==> run G <==
==> flow/design.v (excerpt) <==
module DSP(A,B,C,D,CARRYIN,M,P,CARRYOUT,CARRYOUTF,CLK,OPMODE,
CEA,CEB,CEC,CED,CECARRYIN,CEM,CEP,CEOPMODE,
RSTA,RSTB,RSTC,RSTD,RSTCARRYIN,RSTM,RSTP,RSTOPMODE,
BCOUT,PCIN,PCOUT);
clock: 5.82 ns
lec_check: 0
cap_margin: 20
core_margin: 2
core_utilization: 67
cts_cluster_size: 90
hold_slack_margin: 0.29
setup_slack_margin: 1.47
slew_margin: 20
run.sh (not shown) runs the stock make flow with config.mk's settings and CLKGATE_MAP_FILE=.
==> run H: changes against run G <==
ABC_AREA = 1   (was default)
CORE_ASPECT_RATIO = 0.5   (was default)
CORE_UTILIZATION = 68   (was 67)
CTS_CLUSTER_DIAMETER = 301   (was default)
CTS_CLUSTER_SIZE = 99   (was 90)
HOLD_SLACK_MARGIN = default   (was 0.29)
PLACE_DENSITY = 0.35   (was default)
SETUP_SLACK_MARGIN = 0.39   (was 1.47)
TNS_END_PERCENT = 5   (was default)
==> flow/constraint.sdc (replaced) <==
create_clock -name core_clock -period 3.15 [get_ports {CLK}]
set_input_delay 0.6300 -clock core_clock [delete_from_list [all_inputs] [get_ports {CLK}]]
set_output_delay 0.6300 -clock core_clock [all_outputs]
set_load 0.01 [all_outputs]
==> run X: changes against run G <==
CORE_UTILIZATION = 40   (was 67)
CTS_CLUSTER_SIZE = default   (was 90)
HOLD_SLACK_MARGIN = default   (was 0.29)
PLACE_DENSITY = 0.6   (was default)
SETUP_SLACK_MARGIN = default   (was 1.47)
==> flow/constraint.sdc (replaced) <==
create_clock -name core_clock -period 8.0 [get_ports {CLK}]
set_input_delay 1.6000 -clock core_clock [delete_from_list [all_inputs] [get_ports {CLK}]]
set_output_delay 1.6000 -clock core_clock [all_outputs]
set_load 0.01 [all_outputs]
==> changes_impl.md <==
### Implementation results

* Gpl congestion at roughly 0.96
* Die width at 267 um
* Placement Setup Slack at 0.940 ns
* Syn Inst Count at 3,374
* Status: no timing/DRC/antenna violations
* Grt met1 use at 33.0%
* Top cell area share at 18.9%
* Seq share, synth at between 10% and 20%
* Clock root cell: clkbuf_16
* Yosys xor share at 4.00%
(the above is from run X)
==> changes_impl.md <==
## Implementation

* Grt met1 use at between 80% and 90%
* Placement Setup Slack at -0.450 ns
* Seq share, synth at 14.2%
* Top cell area share at 18.9%
* First error: [ERROR GRT-0232] Routing congestion too high. Check the congestion heatmap in the GUI.
* Syn Inst Count at 3,374
* Failing step: global routing
* Die width at 207 um
* Status: stopped before the end
(the above is from run G)
==> changes_impl.md <==
## Implementation

* Status: stopped before the end
* Failing step: clock tree synthesis
* First error: [ERROR DPL-0033] detailed placement checks failed during check placement.
* Gpl congestion at 1.21
* Placement Setup Slack at -2.48 ns
* Syn Inst Count at 4,971
* Die width at 305 um
* Top cell area share at 17.9%
(the above is from run H)

==> job 284 <==
==> flow/design.v <==
module reg_mux(in,out,clk,ce,rst);
parameter WIDTH=18;
parameter PIPELINE=0; 
parameter RESET_TYPE="SYNC";  
input[WIDTH-1:0] in;
input clk,ce,rst;
output reg[WIDTH-1:0] out;
generate
	if(PIPELINE && RESET_TYPE=="SYNC") begin
		always @(posedge clk) begin
			if(rst) begin
				out<=0;
			end
			else if(ce) begin
				out<=in;
			end
		end
	end
endgenerate
generate
	if(PIPELINE && RESET_TYPE=="ASYNC") begin
		always @(posedge clk or posedge rst) begin
			if (rst) begin
				out<=0;
			end
			else if (ce) begin
				out<=in;
			end
		end
	end
endgenerate
generate
	if(PIPELINE==0) begin
		always @(*) begin
			out=in;
		end
	end
endgenerate
endmodule
module DSP(A,B,C,D,CARRYIN,M,P,CARRYOUT,CARRYOUTF,CLK,OPMODE,
CEA,CEB,CEC,CED,CECARRYIN,CEM,CEP,CEOPMODE,
RSTA,RSTB,RSTC,RSTD,RSTCARRYIN,RSTM,RSTP,RSTOPMODE,
BCOUT,PCIN,PCOUT);
input[17:0] A, B, D;
input[47:0] C,PCIN;
input[7:0] OPMODE;
input CARRYIN,CLK,CEA,CEB,CEC,CECARRYIN,CED,CEM,CEP,CEOPMODE;
input RSTA,RSTB,RSTC,RSTD,RSTCARRYIN,RSTM,RSTP,RSTOPMODE;
output wire[35:0] M;
output wire[47:0] P,PCOUT;
output wire[17:0] BCOUT;
output CARRYOUT,CARRYOUTF;
parameter A0REG=0;	 
parameter A1REG=1; 
parameter B0REG=0;
parameter B1REG=1;
parameter CREG=1;
parameter DREG=1;
parameter MREG=1;
parameter PREG=1;
parameter CARRYINREG=1;
parameter CARRYOUTREG=1;
parameter OPMODEREG=1;
parameter CARRYINSEL="OPMODE5";  
parameter B_INPUT="DIRECT";  
parameter RSTTYPE="SYNC";   
wire[7:0] OPMODE_REG;
wire[17:0] D_REG;
reg[17:0] B0_IN;
wire[17:0] B0_REG;
reg[17:0] PRE_RESULT;
wire[17:0] B1_IN;
wire[17:0] B1_REG;
wire[17:0] A0_REG;
wire[17:0] A1_REG;
wire[35:0] Product_Result;
wire[35:0] M_REG;
reg[47:0] X_OUT;
reg[47:0] Z_OUT;
wire[48:0] Post_Result;
wire[47:0] C_REG;
reg Carry_IN;  
wire CIN; 
wire Carry_Out_In;
reg_mux #(.WIDTH(18), .PIPELINE(DREG), .RESET_TYPE(RSTTYPE)) DREG_INST(.in(D), .out(D_REG), .clk(CLK), .ce(CED), .rst(RSTD));
reg_mux #(.WIDTH(18), .PIPELINE(B0REG), .RESET_TYPE(RSTTYPE)) B0REG_INST(.in(B0_IN), .out(B0_REG), .clk(CLK), .ce(CEB), .rst(RSTB));
reg_mux #(.WIDTH(18), .PIPELINE(B1REG), .RESET_TYPE(RSTTYPE)) B1REG_INST(.in(B1_IN), .out(B1_REG), .clk(CLK), .ce(CEB), .rst(RSTB));
reg_mux #(.WIDTH(18), .PIPELINE(A0REG), .RESET_TYPE(RSTTYPE)) A0REG_INST(.in(A), .out(A0_REG), .clk(CLK), .ce(CEA), .rst(RSTA));
reg_mux #(.WIDTH(18), .PIPELINE(A1REG), .RESET_TYPE(RSTTYPE)) A1REG_INST(.in(A0_REG), .out(A1_REG), .clk(CLK), .ce(CEA), .rst(RSTA));
reg_mux #(.WIDTH(48), .PIPELINE(CREG), .RESET_TYPE(RSTTYPE)) CREG_INST(.in(C), .out(C_REG), .clk(CLK), .ce(CEC), .rst(RSTC));
reg_mux #(.WIDTH(36), .PIPELINE(MREG), .RESET_TYPE(RSTTYPE)) MREG_INST(.in(Product_Result), .out(M_REG), .clk(CLK), .ce(CEM), .rst(RSTM));
reg_mux #(.WIDTH(1), .PIPELINE(CARRYINREG), .RESET_TYPE(RSTTYPE)) CYIREG_INST(.in(Carry_IN), .out(CIN), .clk(CLK), .ce(CECARRYIN), .rst(RSTCARRYIN));
reg_mux #(.WIDTH(8), .PIPELINE(OPMODEREG), .RESET_TYPE(RSTTYPE)) OPMODEREG_INST(.in(OPMODE), .out(OPMODE_REG), .clk(CLK), .ce(CEOPMODE), .rst(RSTOPMODE));
reg_mux #(.WIDTH(1), .PIPELINE(CARRYOUTREG), .RESET_TYPE(RSTTYPE)) CYOREG_INST(.in(Carry_Out_In), .out(CARRYOUT), .clk(CLK), .ce(CECARRYIN), .rst(RSTCARRYIN));
reg_mux #(.WIDTH(48), .PIPELINE(PREG), .RESET_TYPE(RSTTYPE)) PREG_INST(.in(Post_Result), .out(P), .clk(CLK), .ce(CEP), .rst(RSTP));
always @(*) begin
	case(B_INPUT)
		"DIRECT": B0_IN=B;
		"CASCADE": B0_IN=BCOUT;
		default: B0_IN=0;
	endcase
end
always @(*) begin
	if(OPMODE_REG[6])
		PRE_RESULT= D_REG - B0_REG;	
	else
		PRE_RESULT= D_REG + B0_REG;
end
assign B1_IN=(OPMODE_REG[4])? PRE_RESULT: B0_REG;
assign Product_Result=B1_REG * A1_REG;
assign M=M_REG;
always @(*) begin
	case(CARRYINSEL)
		"CARRYIN": Carry_IN=CARRYIN;
		"OPMODE5": Carry_IN=OPMODE_REG[5];
		default: Carry_IN=0;
	endcase
end
always @(*) begin
	case({ OPMODE_REG[3], OPMODE_REG[2]})
		0: Z_OUT=0;
		1: Z_OUT=PCIN;
		2: Z_OUT=P;
		3: Z_OUT=C_REG;
	endcase
end
always @(*) begin
	case( {OPMODE_REG[1], OPMODE_REG[0]})
		0: X_OUT=0;
		1: X_OUT={ {13{M_REG[35]}} , M_REG[34:0] };  
 		2: X_OUT=P;
		3: X_OUT={D_REG[11:0], A1_REG, B1_REG};    
	endcase
end
assign Post_Result= ( OPMODE_REG[7] )? (Z_OUT-(X_OUT+CIN)) : (Z_OUT+X_OUT+CIN) ;
assign Carry_Out_In=Post_Result[48];
assign BCOUT= B1_REG;
assign CARRYOUTF= CARRYOUT;
assign PCOUT=P;
endmodule
==> flow/run.sh <==
#!/bin/bash
# the make line also repeats each setting of config.mk as NAME=value (left out here)
make -C /OpenROAD-flow-scripts/flow DESIGN_CONFIG=/design/flow/config.mk WORK_HOME=/design/flow/orfs CLKGATE_MAP_FILE= finish
==> flow/config.mk <==
export PLATFORM = sky130hd
export DESIGN_NAME = DSP
export DESIGN_NICKNAME = DSP
export VERILOG_FILES = /design/flow/design.v
export SDC_FILE = /design/flow/constraint.sdc
export NUM_CORES = 4
export LEC_CHECK = 0
export ABC_AREA = 1
export CAP_MARGIN = 15
export CORE_ASPECT_RATIO = 0.98
export CORE_MARGIN = 7
export CORE_UTILIZATION = 55
export CTS_CLUSTER_SIZE = 75
export GPL_ROUTABILITY_DRIVEN = 0
export MAX_ROUTING_LAYER = met5
export PLACE_DENSITY_LB_ADDON = 0.29
export SETUP_SLACK_MARGIN = -0.48
export SLEW_MARGIN = 20
export TNS_END_PERCENT = 45
==> flow/constraint.sdc <==
create_clock -name core_clock -period 7.37 [get_ports {CLK}]
set_input_delay 1.4740 -clock core_clock [delete_from_list [all_inputs] [get_ports {CLK}]]
set_output_delay 1.4740 -clock core_clock [all_outputs]
set_load 0.01 [all_outputs]
==> job 6454 (differences from job 284) <==
Settings changed: ABC_AREA 1 to not set, CAP_MARGIN 15 to 20, CORE_ASPECT_RATIO 0.98 to not set, CORE_MARGIN 7 to 2, CORE_UTILIZATION 55 to 68, CTS_CLUSTER_SIZE 75 to 86, GPL_ROUTABILITY_DRIVEN 0 to not set, MAX_ROUTING_LAYER met5 to not set, PLACE_DENSITY_LB_ADDON 0.29 to not set, SETUP_SLACK_MARGIN -0.48 to 0.13, TNS_END_PERCENT 45 to not set.
==> flow/constraint.sdc (replaced) <==
create_clock -name core_clock -period 5.9 [get_ports {CLK}]
set_input_delay 1.1800 -clock core_clock [delete_from_list [all_inputs] [get_ports {CLK}]]
set_output_delay 1.1800 -clock core_clock [all_outputs]
set_load 0.01 [all_outputs]
==> flow_metrics.env <==
# yosys + openroad results
export IMPL_outcome="did not finish"
export IMPL_failing_step="5_1_grt"
export IMPL_tool_error="[ERROR GRT-0232] Routing congestion too high. Check the congestion heatmap in the GUI."
export IMPL_xor_area_frac=0.0400
export IMPL_dieArea_mm2=0.0422
export IMPL_ys_cells=3374
export IMPL_top_area_frac=0.189
The numbers above come from job 6454.

==> flow_metrics.env <==
# physical design summary
export IMPL_outcome="complete, no violations"
export IMPL_top_area_frac=0.179
export IMPL_ctsResizeCount=0
export IMPL_finalCriticalPeriod_ns=6.46
export IMPL_xor_area_frac=0.0156
export IMPL_comb_area_mm2=0.0215
export IMPL_drt_pass1_iterations=6
export IMPL_ys_cells=4971
export IMPL_dieArea_mm2=0.0628
export IMPL_crit_family="adder cells"
The numbers above come from job 284.

